==> run A <==
==> flow/design.v <==
module interpolation (
    input           clk,
    input           RST,
    input           START,
    input   [5:0]   H0,
    input   [5:0]   V0,
    input   [3:0]   SW,
    input   [3:0]   SH,
    output          REN,
    input   [7:0]   R_DATA,
    output  [11:0]  ADDR,
    output  [7:0]   O_DATA,
    output          O_VALID
);
reg [5:0] reg_H0, reg_H0_next;
reg [5:0] reg_V0, reg_V0_next;
reg [3:0] reg_SW, reg_SW_next;
reg [3:0] reg_SH, reg_SH_next;
reg [11:0] reg_ADDR, reg_ADDR_next;
reg        output_valid, output_valid_next;  
reg        done, done_next;  
assign ADDR = reg_ADDR;
assign REN = 1'b0;
assign O_VALID = output_valid;
reg [9:0] width_sum, width_sum_next;
reg [9:0] height_sum, height_sum_next;
wire [5:0] X_lower, X_upper, Y_lower, Y_upper;
reg [5:0] last_y_row, last_y_row_next;  
reg x_divide, y_divide, x_divide_next, y_divide_next;
assign X_lower = width_sum[9:4];
assign X_upper = x_divide_next ? width_sum[9:4] : width_sum[9:4] + 1;
assign Y_lower = height_sum[9:4];
assign Y_upper = y_divide_next ? height_sum[9:4] : height_sum[9:4] + 1;
wire [5:0] next_X_lower, next_X_upper, next_Y_lower, next_Y_upper;
assign next_X_lower = width_sum_next[9:4];
assign next_X_upper = (width_sum_next[3:0] == 0) ? width_sum_next[9:4] : width_sum_next[9:4] + 1;
assign next_Y_lower = height_sum_next[9:4];
assign next_Y_upper = (height_sum_next[3:0] == 0) ? height_sum_next[9:4] : height_sum_next[9:4] + 1;
reg [3:0] x_ratio, x_ratio_next;  
reg [3:0] y_ratio, y_ratio_next;  
wire [7:0] left_margin, right_margin;
reg [7:0] data_y_lower [0:1];
reg [7:0] data_y_lower_next [0:1];
reg [7:0] data_y_upper [0:1];
reg [7:0] data_y_upper_next [0:1];
reg [4:0] count_cycle, count_cycle_next;
reg [1:0] pre_pre_state, pre_state, state, state_next;
wire pre_pre_state_is_11, pre_pre_state_is_10, pre_pre_state_is_01, pre_pre_state_is_00;
assign pre_pre_state_is_11 = pre_pre_state[1] & pre_pre_state[1];
assign pre_pre_state_is_00 = ~pre_pre_state[1] & ~pre_pre_state[0];
wire [5:0] x_ADDR, y_ADDR;
assign x_ADDR = state[1] ? X_upper : X_lower;
assign y_ADDR = state[0] ? Y_upper : Y_lower;
    Cal_Interpolation cal_inter_left (
        .DATA_1(data_y_lower[0]),
        .DATA_2(data_y_upper[0]),
        .ratio(y_ratio),
        .Out_DATA(left_margin)
    );
    Cal_Interpolation cal_inter_right (
        .DATA_1(data_y_lower[1]),
        .DATA_2(data_y_upper[1]),
        .ratio(y_ratio),
        .Out_DATA(right_margin)
    );
    Cal_Interpolation cal_inter (
        .DATA_1(left_margin),
        .DATA_2(right_margin),
        .ratio(x_ratio),
        .Out_DATA(O_DATA)
    );
always @(*)begin
    count_cycle_next = count_cycle;
    case(state)
        2'b00: begin
            if(y_divide_next | x_divide_next) begin
                state_next = 2'b11;
            end
            else begin
                state_next = 2'b01;
            end
        end
        2'b01: begin
            state_next = 2'b10;
        end
        2'b10: begin
            state_next = 2'b11;
        end
        2'b11: begin
            count_cycle_next = (count_cycle == 5'd16) ? 0 : count_cycle + 1;
            if(X_lower == next_X_lower && Y_upper == next_Y_upper) begin
                state_next = (X_upper == next_X_upper) ? 2'b11 : 2'b01;
            end
            else if(X_upper == next_X_lower) begin
                state_next = 2'b10;
            end
            else begin
                state_next = 2'b00;
            end
        end
    endcase
end
always @(*)begin
    reg_ADDR_next[5:0] = x_ADDR + reg_H0;
    reg_ADDR_next[11:6] = y_ADDR + reg_V0;
    output_valid_next = pre_state[1] & pre_state[0];
end
always @(*)begin
    case(pre_state)
        2'b00: begin
            data_y_lower_next[0] = R_DATA;
            data_y_lower_next[1] = x_divide ? R_DATA : data_y_lower[1];
            data_y_upper_next[0] = y_divide ? R_DATA : data_y_upper[0];
            data_y_upper_next[1] = data_y_upper[1];
        end
        2'b01: begin
            data_y_upper_next[0] = R_DATA;
            data_y_lower_next[0] = data_y_lower[0];
            data_y_lower_next[1] = data_y_lower[1];
            data_y_upper_next[1] = data_y_upper[1];
        end
        2'b10: begin
            data_y_lower_next[1] = R_DATA;
            data_y_lower_next[0] = pre_pre_state_is_11 ? data_y_lower[1] : data_y_lower[0];  
            data_y_upper_next[0] = pre_pre_state_is_11 ? data_y_upper[1] : data_y_upper[0];
            data_y_upper_next[1] = data_y_upper[1];
        end
        2'b11: begin
            data_y_upper_next[1] = R_DATA;
            data_y_lower_next[1] = y_divide ? R_DATA : data_y_lower[1];
            data_y_upper_next[0] = x_divide ? R_DATA : data_y_upper[0];
            data_y_lower_next[0] = y_divide ? data_y_upper[0] :
                                    x_divide ? data_y_lower[1] : data_y_lower[0];
        end
    endcase
end
always @(*)begin
    if(START) begin
        reg_H0_next = H0;
        reg_V0_next = V0;
        reg_SW_next = SW - 1;
        reg_SH_next = SH - 1;
    end
    else begin
        reg_H0_next = reg_H0;
        reg_V0_next = reg_V0;
        reg_SW_next = reg_SW;
        reg_SH_next = reg_SH;
    end
end
always @(*)begin
    if(state == 2'b11) begin
        if(count_cycle == 5'd16) begin
            width_sum_next = 0;
            height_sum_next = height_sum + reg_SH;
        end
        else begin
            width_sum_next = width_sum + reg_SW;
            height_sum_next = height_sum;
        end
    end
    else begin
        width_sum_next = width_sum;
        height_sum_next = height_sum;
    end
    x_divide_next = (width_sum[3:0] == 0);
    y_divide_next = (height_sum[3:0] == 0);
    x_ratio_next = width_sum[3:0];
    y_ratio_next = height_sum[3:0];
    if(height_sum[9:4] == reg_V0_next) begin
        done_next = 0;
    end
    else begin
        done_next = 1;
    end
end
always @(negedge clk) begin
    reg_ADDR <= reg_ADDR_next;
    data_y_lower[0] <= data_y_lower_next[0];
    data_y_lower[1] <= data_y_lower_next[1];
    data_y_upper[0] <= data_y_upper_next[0];
    data_y_upper[1] <= data_y_upper_next[1];
    output_valid <= output_valid_next;
end
always @(posedge clk) begin
    if(RST | START) begin
        width_sum <= 0;
        height_sum <= 0;
        state <= 2'b00;
        pre_state <= 2'b00;
        pre_pre_state <= 2'b00;
        x_divide <= 0;
        y_divide <= 0;
        x_ratio <= 0;
        y_ratio <= 0;
        done <= 1;
        count_cycle <= 0;
    end
    else begin
        width_sum <= width_sum_next;
        height_sum <= height_sum_next;
        state <= state_next;
        pre_state <= state;
        pre_pre_state <= pre_state;
        x_divide <= x_divide_next;
        y_divide <= y_divide_next;
        x_ratio <= x_ratio_next;
        y_ratio <= y_ratio_next;
        done <= done_next;
        count_cycle <= count_cycle_next;
    end
    reg_H0 <= reg_H0_next;
    reg_V0 <= reg_V0_next;
    reg_SW <= reg_SW_next;
    reg_SH <= reg_SH_next;
end
endmodule
module Cal_Interpolation (
    input   [7:0]   DATA_1,
    input   [7:0]   DATA_2,
    input   [3:0]   ratio,
    output  [7:0]   Out_DATA
);
    reg [3:0] flip_ratio;
    wire [7:0] d1_3, d1_2, d1_1, d1_0, d2_3, d2_2, d2_1, d2_0;
    wire [11:0] output_inter;
    assign d1_3 = {8{flip_ratio[3]}} & DATA_1;
    assign d1_2 = {8{flip_ratio[2]}} & DATA_1;
    assign d1_1 = {8{flip_ratio[1]}} & DATA_1;
    assign d1_0 = {8{flip_ratio[0]}} & DATA_1;
    assign d2_3 = {8{ratio[3]}} & DATA_2;
    assign d2_2 = {8{ratio[2]}} & DATA_2;
    assign d2_1 = {8{ratio[1]}} & DATA_2;
    assign d2_0 = {8{ratio[0]}} & DATA_2;
    assign output_inter = {d1_3, 3'b000} + {d1_2, 2'b00} + {d1_1, 1'b0} + d1_0 
                        + {d2_3, 3'b000} + {d2_2, 2'b00} + {d2_1, 1'b0} + d2_0 ;
    assign Out_DATA = (ratio == 4'b0000) ? DATA_1 : output_inter[11:4];
    always @(*)begin
        flip_ratio = ~ratio[3:0] + 1;
    end
endmodule
==> flow/run.sh <==
#!/bin/bash
# the make line also repeats each setting of config.mk as NAME=value (left out here)
make -C /OpenROAD-flow-scripts/flow DESIGN_CONFIG=/design/flow/config.mk WORK_HOME=/design/flow/orfs CLKGATE_MAP_FILE= finish
==> flow/config.mk <==
export PLATFORM = sky130hd
export DESIGN_NAME = interpolation
export DESIGN_NICKNAME = interpolation
export VERILOG_FILES = /design/flow/design.v
export SDC_FILE = /design/flow/constraint.sdc
export NUM_CORES = 4
export LEC_CHECK = 0
export ABC_AREA = 1
export CAP_MARGIN = 20
export CORE_MARGIN = 2
export CORE_UTILIZATION = 71
export CTS_CLUSTER_DIAMETER = 332
export CTS_CLUSTER_SIZE = 60
export MAX_ROUTING_LAYER = met4
export PLACE_DENSITY = 0.4
export SETUP_SLACK_MARGIN = 3.71
export SLEW_MARGIN = 20
export TNS_END_PERCENT = 45
==> flow/constraint.sdc <==
create_clock -name core_clock -period 19.2 [get_ports {clk}]
set_input_delay 3.8400 -clock core_clock [delete_from_list [all_inputs] [get_ports {clk}]]
set_output_delay 3.8400 -clock core_clock [all_outputs]
set_load 0.01 [all_outputs]
==> inputs of run P, as changes to run A <==
Settings changed: CORE_UTILIZATION 71 to 40, CTS_CLUSTER_DIAMETER 332 to 127, CTS_CLUSTER_SIZE 60 to 85, PLACE_DENSITY 0.4 to unset, SETUP_SLACK_MARGIN 3.71 to unset, SLEW_MARGIN 20 to 40, TNS_END_PERCENT 45 to unset.
==> flow/constraint.sdc (replaced) <==
create_clock -name core_clock -period 32.0 [get_ports {clk}]
set_input_delay 6.4000 -clock core_clock [delete_from_list [all_inputs] [get_ports {clk}]]
set_output_delay 6.4000 -clock core_clock [all_outputs]
set_load 0.01 [all_outputs]
==> results <==
quantity                                                                            run A                             run P
Outcome                                                                   failed layout checks               finished clean
Reasons for failing layout checks                                            setup timing                                 -
Cell at the slowest stage of the critical path                      sky130_fd_sc_hd__fa_1  sky130_fd_sc_hd__clkdlybuf4s50_1
Wire length of the first global-routing pass                                45050 microns                     42140 microns
Number of buffer and inverter instances along the worst setup path                      8                                 7
RSZ-0062 raised after global routing                                                 true                             false
Final design utilization                                                           0.8635                            0.4575
Clock share of power                                                                0.405                             0.426
Area delta synth->final                                                            20.10%                            13.02%
Dpl cell area                                                                 12120 sq um                       11710 sq um
Tap cells                                                                             188                               341
Count of non-filler cells in the finished layout                                     1741                              1800
Global Route Usage Sum                                                             0.3622                            0.1879
Worst reg-to-reg setup slack                                                      6.66 ns                          13.05 ns
Metal-1 WL                                                                  10340 microns                     10740 microns
Largest stage delay on the critical path                                          0.59 ns                           0.57 ns
Share of cell area taken by flip-flops and latches                                 0.2013                            0.2140
Sequential fraction of design power                                                 0.445                             0.458
Fill cell total of the finished layout                                                861                              2731
Setup slack after placement                                                     -2.678 ns                         0.7974 ns
Fraction of power spent switching nets                                             0.3183                            0.2962
Seq. cell area                                                                 2623 sq um                        2624 sq um
Number of cells in the design after placement                                        1651                              1736
Starting utilization of the core area                                              0.7190                            0.4048
Power figures rest on the tool's default switching activity, not on a simulated workload.
